Setup of build 57:
==> flow/design.v <==
module CS(clk, reset, X, Y);
	input clk, reset; 
	input [7:0] X;
	output [9:0] Y;
	reg [9:0] X1,X2, X3, X4, X5, X6, X7, X8, X9;
	wire[9:0] avg_w;
	reg [9:0] avg;
	reg [9:0] appr;
	wire[9:0] Y_keep_w;
	reg [9:0] Y;
	reg [12:0] avg_dividend;
	reg [12:0] Y_dividend;
	reg [12:0] total_num;
	reg [9:0] least;
	wire [12:0] avg_dis = 13'd9;
	wire [12:0] Y_dis = 13'd8;
	always @(negedge clk) begin
		if(reset) begin
			X1 <= 0; X2 <= 0; X3 <= 0; X4 <= 0; X5 <= 0; X6 <= 0; X7 <= 0; X8 <= 0; X9 <= 0;
			avg_dividend <= 0;
			total_num <= 0;
		end  
		else begin 
			if (total_num < 9)
				total_num <= total_num + 1;
			X1 <= X2;
			X2 <= X3;
			X3 <= X4;
			X4 <= X5;
			X5 <= X6;
			X6 <= X7;
			X7 <= X8;
			X8 <= X9;
			X9 <= X;
			avg_dividend <= X2+X3+X4+X5+X6+X7+X8+X9+X; 	
		end  
	end  
	calc c1(avg_dividend, avg_dis, avg_w);
	always @(*) begin
		avg = avg_w;
		appr = X1;
		least = 1000;
		if( (avg >= X1) && (avg - X1) < least) begin
			appr = X1;
			least = avg - X1;
		end
		if(avg >= X2 && (avg - X2) < least) begin
			appr = X2;
			least = avg - X2;
		end
		if(avg >= X3 && (avg - X3) < least) begin
			appr = X3;
			least = avg - X3;
		end
		if(avg >= X4 && (avg - X4) < least) begin
			appr = X4;
			least = avg - X4;
		end
		if(avg >= X5 && (avg - X5) < least) begin
			appr = X5;
			least = avg - X5;
		end
		if(avg >= X6 && (avg - X6) < least) begin
			appr = X6;
			least = avg - X6;
		end
		if(avg >= X7 && (avg - X7) < least) begin
			appr = X7;
			least = avg - X7;
		end
		if(avg >= X8 && (avg - X8) < least) begin
			appr = X8;
			least = avg - X8;
		end
		if(avg >= X9 && (avg - X9) < least) begin
			appr = X9;
			least = avg - X9;
		end
		Y_dividend = avg_dividend + avg_dis*appr;
	end  
	calc c2(Y_dividend, Y_dis, Y_keep_w);	
	always @(posedge clk) begin
		if (total_num >= 9)
			Y <= Y_keep_w;
	end 
endmodule
module  calc
    #(parameter width=13)   
	(dividend, divisor, merchant);
	input [width-1:0]       dividend;   
	input [width-1:0]       divisor;   
	output [width-1:0]      merchant;   
	reg [width-1:0]     	temp_dividend;  
	reg [width-1:0]      	temp_divisor;  
	reg [2*width-1:0]    	temp_did;
	reg [2*width-1:0]   	temp_dis;
	reg [width-1:0]      	merchant;   
	reg [width-1:0]      	remainder;   
	integer 		i;
    always @(*) begin
		temp_dividend = dividend;
		temp_divisor = divisor;	
	end
    always @(*) begin
		temp_did = {{width{1'b0}}, temp_dividend};
		temp_dis = {temp_divisor, {width{1'b0}}};
		for(i = 0; i < width; i = i +1) begin
			temp_did = temp_did << 1;
			if(temp_did >= temp_dis) 
				temp_did = temp_did - temp_dis + 1'b1;
			else 
				temp_did = temp_did;
		end  
		merchant = temp_did[width-1:0];
		remainder = temp_did[width*2-1: width];
	end  
endmodule
make LEC_CHECK=0 ABC_AREA=0 CAP_MARGIN=20 CORE_ASPECT_RATIO=1.19 CORE_MARGIN=5 CORE_UTILIZATION=72 CTS_CLUSTER_SIZE=98 PLACE_DENSITY=0.42 SLEW_MARGIN=20 TNS_END_PERCENT=15 finish   # period 70.0 ns
run.sh (not shown) runs the stock make flow with config.mk's settings and CLKGATE_MAP_FILE=.
Build 57 closes out successfully: all stages finished, all timing, DRC and antenna checks passed.
#### Input delta (build 42 over build 57)
Settings: CORE_MARGIN now 3, was 5; GPL_ROUTABILITY_DRIVEN now 0, previously not set; CORE_ASPECT_RATIO no longer set, was 1.19; MAX_ROUTING_LAYER now met5, previously not set; CTS_CLUSTER_SIZE now 36, was 98; TNS_END_PERCENT now 25, was 15; PLACE_DENSITY no longer set, was 0.42; MIN_ROUTING_LAYER now met1, previously not set; CTS_CLUSTER_DIAMETER now 267, previously not set; ABC_AREA now 1, was 0; SLEW_MARGIN now 5, was 20; GPL_TIMING_DRIVEN now 0, previously not set.
## What came out
Build 42 ended with every stage complete and zero timing, DRC or antenna violations.
Dominant kind of combinational cell = AND-OR/OR-AND gates: build 57; dominant kind of combinational cell = simple AND/OR/NAND/NOR gates: build 42
Looking only at area growth from synthesis to layout, and setting everything else aside, the lower value of build 42 and build 57 goes to build 42.
Taking build 57 as the reference, in build 42 multi-input combinational cell count rose 131; final instance count without filler cells rose 293.
Compared with build 57, build 42 shows a compound-gate portion of the synthesized area that is 11 points lower.
What build 35 does differently from build 42 at the input level:
Settings: MAX_ROUTING_LAYER: met5 -> unset; CORE_UTILIZATION: 72 -> 59; CTS_CLUSTER_DIAMETER: 267 -> unset; PLACE_DENSITY: unset -> 0.45; MIN_ROUTING_LAYER: met1 -> unset; GPL_TIMING_DRIVEN: 0 -> unset; CORE_ASPECT_RATIO: unset -> 1.19; SLEW_MARGIN: 5 -> 20; TNS_END_PERCENT: 25 -> 15; ABC_AREA: 1 -> 0; GPL_ROUTABILITY_DRIVEN: 0 -> unset; CTS_CLUSTER_SIZE: 36 -> 14; CORE_MARGIN: 3 -> 5.
Findings:
- Build 35 vs. build 42: via count fell by 596, total die size +0.0069 sq mm, synthesis-to-finish area growth has increased.
- | normalized max-slew margin | build 35 vs build 42 | worse |
[inputs] build 25 vs build 35
Settings: TNS_END_PERCENT no longer set, was 15; ABC_AREA no longer set, was 0; SETUP_SLACK_MARGIN now 5.0, previously not set; CORE_MARGIN now 2, was 5; CTS_CLUSTER_SIZE no longer set, was 14; CTS_CLUSTER_DIAMETER now 312, previously not set; PLACE_DENSITY no longer set, was 0.45; CORE_ASPECT_RATIO no longer set, was 1.19; CORE_UTILIZATION now 53, was 59.
### Flow results
[compare] base=build 35 new=build 25: design area increased by 0.0029 sq mm relative to the old numbers; global-route wire length before repair increased by 7500 um relative to the old numbers; area added between synthesis and finish increased by 18 points relative to the old numbers. Sort build 25 and build 35 by total buffers and inverters traversed by the critical path desc -> top: build 25.


Starts from the design.v that is shown in full above.
clock: 63.8 ns
lec_check: 0
abc_area: 1
cap_margin: 20
cell_pad_in_sites_global_placement: 0
core_aspect_ratio: 0.5
core_margin: 5
core_utilization: 41
cts_cluster_diameter: 157
cts_cluster_size: 98
gpl_routability_driven: 0
max_routing_layer: met4
place_density_lb_addon: 0.04
setup_slack_margin: -1.89
slew_margin: 20
tns_end_percent: 5
Edit:
==> flow/config.mk (replaced) <==
export PLATFORM = sky130hd
export DESIGN_NAME = CS
export DESIGN_NICKNAME = CS
export VERILOG_FILES = /design/flow/design.v
export SDC_FILE = /design/flow/constraint.sdc
export NUM_CORES = 4
export LEC_CHECK = 0
export CAP_MARGIN = 20
export CELL_PAD_IN_SITES_GLOBAL_PLACEMENT = 0
export CORE_MARGIN = 2
export CORE_UTILIZATION = 72
export CTS_CLUSTER_SIZE = 66
export GPL_ROUTABILITY_DRIVEN = 0
export HOLD_SLACK_MARGIN = -0.09
export MAX_ROUTING_LAYER = met4
export PLACE_DENSITY_LB_ADDON = 0.04
export SETUP_SLACK_MARGIN = 3.6
export SLEW_MARGIN = 20
export TNS_END_PERCENT = 60
=>
- The changed run died in global routing
- die area is lower by well over a third
- area after synthesis came out higher by a few percent
- synthesized cell count decreases by about a fifth
Edit:
--- a/flow/config.mk
+++ b/flow/config.mk
@@ -8,12 +8,11 @@
 export CAP_MARGIN = 20
 export CELL_PAD_IN_SITES_GLOBAL_PLACEMENT = 0
-export CORE_MARGIN = 2
-export CORE_UTILIZATION = 72
+export CORE_MARGIN = 5
+export CORE_UTILIZATION = 34
 export CTS_CLUSTER_SIZE = 66
 export GPL_ROUTABILITY_DRIVEN = 0
-export HOLD_SLACK_MARGIN = -0.09
 export MAX_ROUTING_LAYER = met4
 export PLACE_DENSITY_LB_ADDON = 0.04
-export SETUP_SLACK_MARGIN = 3.6
+export SETUP_SLACK_MARGIN = 5.0
 export SLEW_MARGIN = 20
 export TNS_END_PERCENT = 60
Result: Now the flow ran to the end with no violations; area after synthesis is unchanged; die size rose by well over a third; synthesized cell count is unchanged.
Edit:
--- a/flow/config.mk
+++ b/flow/config.mk
@@ -8,11 +8,12 @@
 export CAP_MARGIN = 20
 export CELL_PAD_IN_SITES_GLOBAL_PLACEMENT = 0
-export CORE_MARGIN = 5
-export CORE_UTILIZATION = 34
+export CORE_MARGIN = 2
+export CORE_UTILIZATION = 72
 export CTS_CLUSTER_SIZE = 66
 export GPL_ROUTABILITY_DRIVEN = 0
+export HOLD_SLACK_MARGIN = -0.08
 export MAX_ROUTING_LAYER = met4
 export PLACE_DENSITY_LB_ADDON = 0.04
-export SETUP_SLACK_MARGIN = 5.0
+export SETUP_SLACK_MARGIN = 1.97
 export SLEW_MARGIN = 20
 export TNS_END_PERCENT = 60
Result: The changed run did not get past global routing with GRT-0232; synthesized cell count is unchanged; area after synthesis is unchanged; die size drops by 55%.
Edit:
==> flow/config.mk (replaced) <==
export PLATFORM = sky130hd
export DESIGN_NAME = CS
export DESIGN_NICKNAME = CS
export VERILOG_FILES = /design/flow/design.v
export SDC_FILE = /design/flow/constraint.sdc
export NUM_CORES = 4
export LEC_CHECK = 0
export CAP_MARGIN = 20
export CELL_PAD_IN_SITES_DETAIL_PLACEMENT = 2
export CELL_PAD_IN_SITES_GLOBAL_PLACEMENT = 2
export CORE_MARGIN = 2
export CORE_UTILIZATION = 71
export CTS_CLUSTER_DIAMETER = 127
export CTS_CLUSTER_SIZE = 43
export GPL_ROUTABILITY_DRIVEN = 0
export GPL_TIMING_DRIVEN = 0
export MAX_ROUTING_LAYER = met4
export PLACE_DENSITY_LB_ADDON = 0.21
export SETUP_SLACK_MARGIN = 5.0
export SLEW_MARGIN = 20
export TNS_END_PERCENT = 60
The changed run aborted during global placement without I/O.
Area after synthesis does not change.
Die area rose by 1.4%.
Synthesized cell count is unchanged.


run 1:
// CS: RTL as listed in full above, without the edits since
==> flow/config.mk <==
export PLATFORM = sky130hd
export DESIGN_NAME = CS
export DESIGN_NICKNAME = CS
export VERILOG_FILES = /design/flow/design.v
export SDC_FILE = /design/flow/constraint.sdc
export NUM_CORES = 4
export LEC_CHECK = 0
export CAP_MARGIN = 25
export CELL_PAD_IN_SITES_DETAIL_PLACEMENT = 1
export CELL_PAD_IN_SITES_GLOBAL_PLACEMENT = 2
export CORE_ASPECT_RATIO = 0.99
export CORE_MARGIN = 4
export CORE_UTILIZATION = 29
export CTS_CLUSTER_DIAMETER = 57
export CTS_CLUSTER_SIZE = 33
export MIN_ROUTING_LAYER = met2
export PLACE_DENSITY = 0.93
export SETUP_SLACK_MARGIN = 5.0
export SLEW_MARGIN = 20
export TNS_END_PERCENT = 95
==> flow/constraint.sdc <==
create_clock -name core_clock -period 73.5 [get_ports {clk}]
set_input_delay 14.7000 -clock core_clock [delete_from_list [all_inputs] [get_ports {clk}]]
set_output_delay 14.7000 -clock core_clock [all_outputs]
set_load 0.01 [all_outputs]
Run 1 | stages: all done | timing, DRC, antenna: all pass
--- input diff run 1..run 2 ---
- CAP_MARGIN now 20, was 25
- CTS_CLUSTER_DIAMETER no longer set, was 57
- MIN_ROUTING_LAYER no longer set, was met2
- CTS_CLUSTER_SIZE no longer set, was 33
- CORE_UTILIZATION now 57, was 29
- CELL_PAD_IN_SITES_GLOBAL_PLACEMENT no longer set, was 2
- PLACE_DENSITY no longer set, was 0.93
- TNS_END_PERCENT no longer set, was 95
- CELL_PAD_IN_SITES_DETAIL_PLACEMENT no longer set, was 1
- CORE_ASPECT_RATIO no longer set, was 0.99
- CORE_MARGIN now 2, was 4
- SETUP_SLACK_MARGIN no longer set, was 5.0
- the clock period (ns, I/O delays scaled along) now 32.9, was 73.5
- 5_1_grt: run 2 exited with error
- Comparing run 1 and run 2, the lower chip height was measured on run 2.
- Compare run 1 and run 2 | cell area after placement higher: run 2
- ~same number of I/O port buffers in run 1 and run 2
- Per the comparison of run 2 with run 1, maximum clock path buffer count level; die area decreased by about 50% relative to the old numbers.
[inputs] run 3 vs run 2
- setting ABC_AREA to 1 for the first time
- changing CORE_UTILIZATION from 57 to 72
- changing the clock period (ns, I/O delays scaled along) from 32.9 to 71.4
--- outcome ---
Reported for run 2 and run 3, cts-stage hold buffer count turned out identical to the last digit.
The chip height of run 3 falls short of that of run 2 by 12%.
Comparing run 2 and run 3, standard-cell row count is higher on run 2.
Run 3 has area of the mapped netlist below what run 2 had.
Run 3 vs run 2 — post-cts sizing count dropped 128.
From run 2 to run 3 the numbers moved as follows: die area decreased by 0.0064 mm2 relative to the old numbers; post-CTS repair timing setup buffer count shows a reduction of 42.
Run 3 | stages: all done | timing, DRC, antenna: all pass
> inputs changed (run 3 -> run 4)
- setting CTS_CLUSTER_SIZE to 16 for the first time
- setting PLACE_DENSITY to 0.43 for the first time
- setting CTS_CLUSTER_DIAMETER to 348 for the first time
- setting SETUP_SLACK_MARGIN to 3.27 for the first time
- changing the clock period (ns, I/O delays scaled along) from 71.4 to 30.5
--- outcome ---
- Run 4 did not finish; the tool stopped in 3_5_place_dp with error DPL-0033.
- Diff run 4..run 3 | post-synthesis share of cell area spent on xor and xnor gates | unchanged
- As far as die area goes, run 4 and run 3 are indistinguishable; the numbers are identical.
- Area after synthesis came out exactly the same in run 4 and run 3.
- Re quantity of I/O buffers inserted on ports: no difference whatsoever between run 3 and run 4.
- As far as overall die height goes, run 4 and run 3 are indistinguishable; the numbers are identical.
Inputs modified between run 4 and run 5:
- ABC_AREA: 1 -> unset
- CORE_UTILIZATION: 72 -> 15
- SETUP_SLACK_MARGIN: 3.27 -> unset
- PLACE_DENSITY: 0.43 -> unset
- CTS_CLUSTER_DIAMETER: 348 -> unset
- CTS_CLUSTER_SIZE: 16 -> unset
- the clock period (ns, I/O delays scaled along): 30.5 -> 86.2
### Flow results
- The flow did not stop early for run 5: all stages ran, and the layout cleared the timing, design-rule and antenna checks.
- Compared to run 4, run 5 was floorplanned on a bigger die.
- Unique cell type count in the Yosys netlist (run 5 vs. run 4) increases by more than half
- Going from run 4 to run 5, the area figure in the yosys stat output was found to have gone up by about 2.2%.
- Taking run 4 as the reference, in run 5 synthesized cell count went down 15%, area after synthesis climbed 350 um2.
- Diff run 4 and run 5: die span in y lower in run 4
- And-or/or-and share of the synthesized area (lower): run 4
Input changes introduced in run 6 (baseline for comparison: run 5):
- CORE_UTILIZATION: 15 -> 72
- CTS_CLUSTER_SIZE: unset -> 99
- ABC_AREA: unset -> 1
- the clock period (ns, I/O delays scaled along): 86.2 -> 13.5
[summary]
In the summary table, run 6 is marked failed, with error DPL-0038 raised in 3_5_place_dp. Standard-cell row count, run 5 and run 6: larger value in run 5. Measured against run 5, the vertical die dimension of run 6 comes out at 0.46 times the reference value. Of run 5 and run 6, run 5 shows the lower synthesized netlist cell count, with run 6 above it. Run 6 vs run 5: and-or/or-and share of the synthesized area down. Against run 5, average size of a mapped cell in run 6 fell by more than 10%.


Setup of build 21:
// CS: RTL as listed in full above, without the edits since
==> flow/config.mk <==
export PLATFORM = sky130hd
export DESIGN_NAME = CS
export DESIGN_NICKNAME = CS
export VERILOG_FILES = /design/flow/design.v
export SDC_FILE = /design/flow/constraint.sdc
export NUM_CORES = 4
export LEC_CHECK = 0
export ABC_AREA = 0
export CAP_MARGIN = 20
export CORE_ASPECT_RATIO = 1.19
export CORE_MARGIN = 5
export CORE_UTILIZATION = 59
export CTS_CLUSTER_DIAMETER = 291
export CTS_CLUSTER_SIZE = 98
export PLACE_DENSITY = 0.42
export SLEW_MARGIN = 20
export TNS_END_PERCENT = 15
==> flow/constraint.sdc <==
create_clock -name core_clock -period 70.0 [get_ports {clk}]
set_input_delay 14.0000 -clock core_clock [delete_from_list [all_inputs] [get_ports {clk}]]
set_output_delay 14.0000 -clock core_clock [all_outputs]
set_load 0.01 [all_outputs]
Build 21: flow completed, timing, DRC and antenna clean
Input-level comparison between build 90 and build 21:
# build 21
export LEC_CHECK = 0
export ABC_AREA = 0
export CAP_MARGIN = 20
export CORE_ASPECT_RATIO = 1.19
export CORE_MARGIN = 5
export CORE_UTILIZATION = 59
export CTS_CLUSTER_DIAMETER = 291
export CTS_CLUSTER_SIZE = 98
export PLACE_DENSITY = 0.42
export SLEW_MARGIN = 20
export TNS_END_PERCENT = 15
create_clock -name core_clock -period 70.0 [get_ports {clk}]
# build 90
export LEC_CHECK = 0
export ABC_AREA = 0
export CAP_MARGIN = 20
export CORE_MARGIN = 3
export CORE_UTILIZATION = 72
export CTS_CLUSTER_DIAMETER = 267
export CTS_CLUSTER_SIZE = 36
export GPL_ROUTABILITY_DRIVEN = 0
export GPL_TIMING_DRIVEN = 0
export MAX_ROUTING_LAYER = met4
export MIN_ROUTING_LAYER = met2
export SLEW_MARGIN = 5
export TNS_END_PERCENT = 25
create_clock -name core_clock -period 70.0 [get_ports {clk}]
Notes after the runs:
Summary of build 90 over build 21: pre-CTS worst setup slack moved down; starting density of the core moved up; total placed cells including tap cells moved down; area reported by Yosys stat level; count of input and output buffers moved down.
Build 90 never completed; the flow aborted with a tool error in global routing (5_1_grt).
Build 21 | stages: all done | timing, DRC, antenna: all pass
The inputs of build 28 differ from those of build 90 as listed below.
# build 90
export LEC_CHECK = 0
export ABC_AREA = 0
export CAP_MARGIN = 20
export CORE_MARGIN = 3
export CORE_UTILIZATION = 72
export CTS_CLUSTER_DIAMETER = 267
export CTS_CLUSTER_SIZE = 36
export GPL_ROUTABILITY_DRIVEN = 0
export GPL_TIMING_DRIVEN = 0
export MAX_ROUTING_LAYER = met4
export MIN_ROUTING_LAYER = met2
export SLEW_MARGIN = 5
export TNS_END_PERCENT = 25
create_clock -name core_clock -period 70.0 [get_ports {clk}]
# build 28
export LEC_CHECK = 0
export CAP_MARGIN = 20
export CORE_MARGIN = 3
export CORE_UTILIZATION = 40
export GPL_ROUTABILITY_DRIVEN = 0
export GPL_TIMING_DRIVEN = 0
export HOLD_SLACK_MARGIN = 0.26
export MAX_ROUTING_LAYER = met4
export MIN_ROUTING_LAYER = met2
export SLEW_MARGIN = 5
export TNS_END_PERCENT = 85
create_clock -name core_clock -period 70.0 [get_ports {clk}]
==> results <==
- Build 28 completed end to end with timing, DRC and antenna clean.
- Against build 90, build 28 comes in about 80% higher on area enclosed by the die boundary.
- Relative to build 90, count of buffers added by post-CTS timing repair for setup has gone down in build 28.
- Relative to build 90, area of the core region has gone up in build 28.
Here is what was changed in the inputs of build 70 compared with build 28.
# build 28
export LEC_CHECK = 0
export CAP_MARGIN = 20
export CORE_MARGIN = 3
export CORE_UTILIZATION = 40
export GPL_ROUTABILITY_DRIVEN = 0
export GPL_TIMING_DRIVEN = 0
export HOLD_SLACK_MARGIN = 0.26
export MAX_ROUTING_LAYER = met4
export MIN_ROUTING_LAYER = met2
export SLEW_MARGIN = 5
export TNS_END_PERCENT = 85
create_clock -name core_clock -period 70.0 [get_ports {clk}]
# build 70
export LEC_CHECK = 0
export ABC_AREA = 1
export CAP_MARGIN = 20
export CORE_MARGIN = 3
export CORE_UTILIZATION = 40
export CTS_CLUSTER_SIZE = 35
export GPL_ROUTABILITY_DRIVEN = 0
export GPL_TIMING_DRIVEN = 0
export HOLD_SLACK_MARGIN = 0.26
export MAX_ROUTING_LAYER = met4
export MIN_ROUTING_LAYER = met1
export SLEW_MARGIN = 5
export TNS_END_PERCENT = 85
create_clock -name core_clock -period 70.0 [get_ports {clk}]
The met3 demand-to-capacity share in global routing in build 70 sits 45 points below the value recorded for build 28. Number of cells in Yosys stat ends up higher on build 70. Delta(post-route worst hold slack, build 70 - build 28) < 0. The higher number of gates resized after cts of build 28 and build 70 is in build 28. Summary of the comparison: synthesized-area fraction occupied by adder cells is higher in build 70, relative to build 28. Build 70 packs its core more loosely than build 28.
Input changes introduced in build 54 (baseline for comparison: build 70):
# build 70
export LEC_CHECK = 0
export ABC_AREA = 1
export CAP_MARGIN = 20
export CORE_MARGIN = 3
export CORE_UTILIZATION = 40
export CTS_CLUSTER_SIZE = 35
export GPL_ROUTABILITY_DRIVEN = 0
export GPL_TIMING_DRIVEN = 0
export HOLD_SLACK_MARGIN = 0.26
export MAX_ROUTING_LAYER = met4
export MIN_ROUTING_LAYER = met1
export SLEW_MARGIN = 5
export TNS_END_PERCENT = 85
create_clock -name core_clock -period 70.0 [get_ports {clk}]
# build 54
export LEC_CHECK = 0
export CAP_MARGIN = 20
export CORE_MARGIN = 2
export CORE_UTILIZATION = 40
export MAX_ROUTING_LAYER = met4
export SLEW_MARGIN = 20
export TNS_END_PERCENT = 85
create_clock -name core_clock -period 70.0 [get_ports {clk}]
Notes after the runs:
The global-route usage in build 54 sits 2.0 points above the value recorded for build 70.
Changes observed in build 54 relative to build 70: flip-flop count stayed essentially flat, area after synthesis rose by 2.2%, tap cell count rose by 1.4%, number of cells in the yosys synthesis report fell by 342.
Inputs modified between build 54 and build 85:
# build 54
export LEC_CHECK = 0
export CAP_MARGIN = 20
export CORE_MARGIN = 2
export CORE_UTILIZATION = 40
export MAX_ROUTING_LAYER = met4
export SLEW_MARGIN = 20
export TNS_END_PERCENT = 85
create_clock -name core_clock -period 70.0 [get_ports {clk}]
# build 85
export LEC_CHECK = 0
export ABC_AREA = 1
export CAP_MARGIN = 20
export CORE_ASPECT_RATIO = 1.19
export CORE_MARGIN = 5
export CORE_UTILIZATION = 59
export CTS_CLUSTER_SIZE = 98
export PLACE_DENSITY_LB_ADDON = 0.08
export SLEW_MARGIN = 20
export TNS_END_PERCENT = 15
create_clock -name core_clock -period 70.0 [get_ports {clk}]
[summary]
Prevailing logic family in the synthesized netlist = AND-OR/OR-AND gates: build 54; prevailing logic family in the synthesized netlist = simple AND/OR/NAND/NOR gates: build 85. For the global-route track usage on met3, build 85 came in 0.28 points higher than build 54 did. Note that the routed wire length recorded for build 54 amounts to 1.07 times the value seen in build 85. Looking at path length in cells of the critical path, build 85 sits 33 higher than build 54 does.
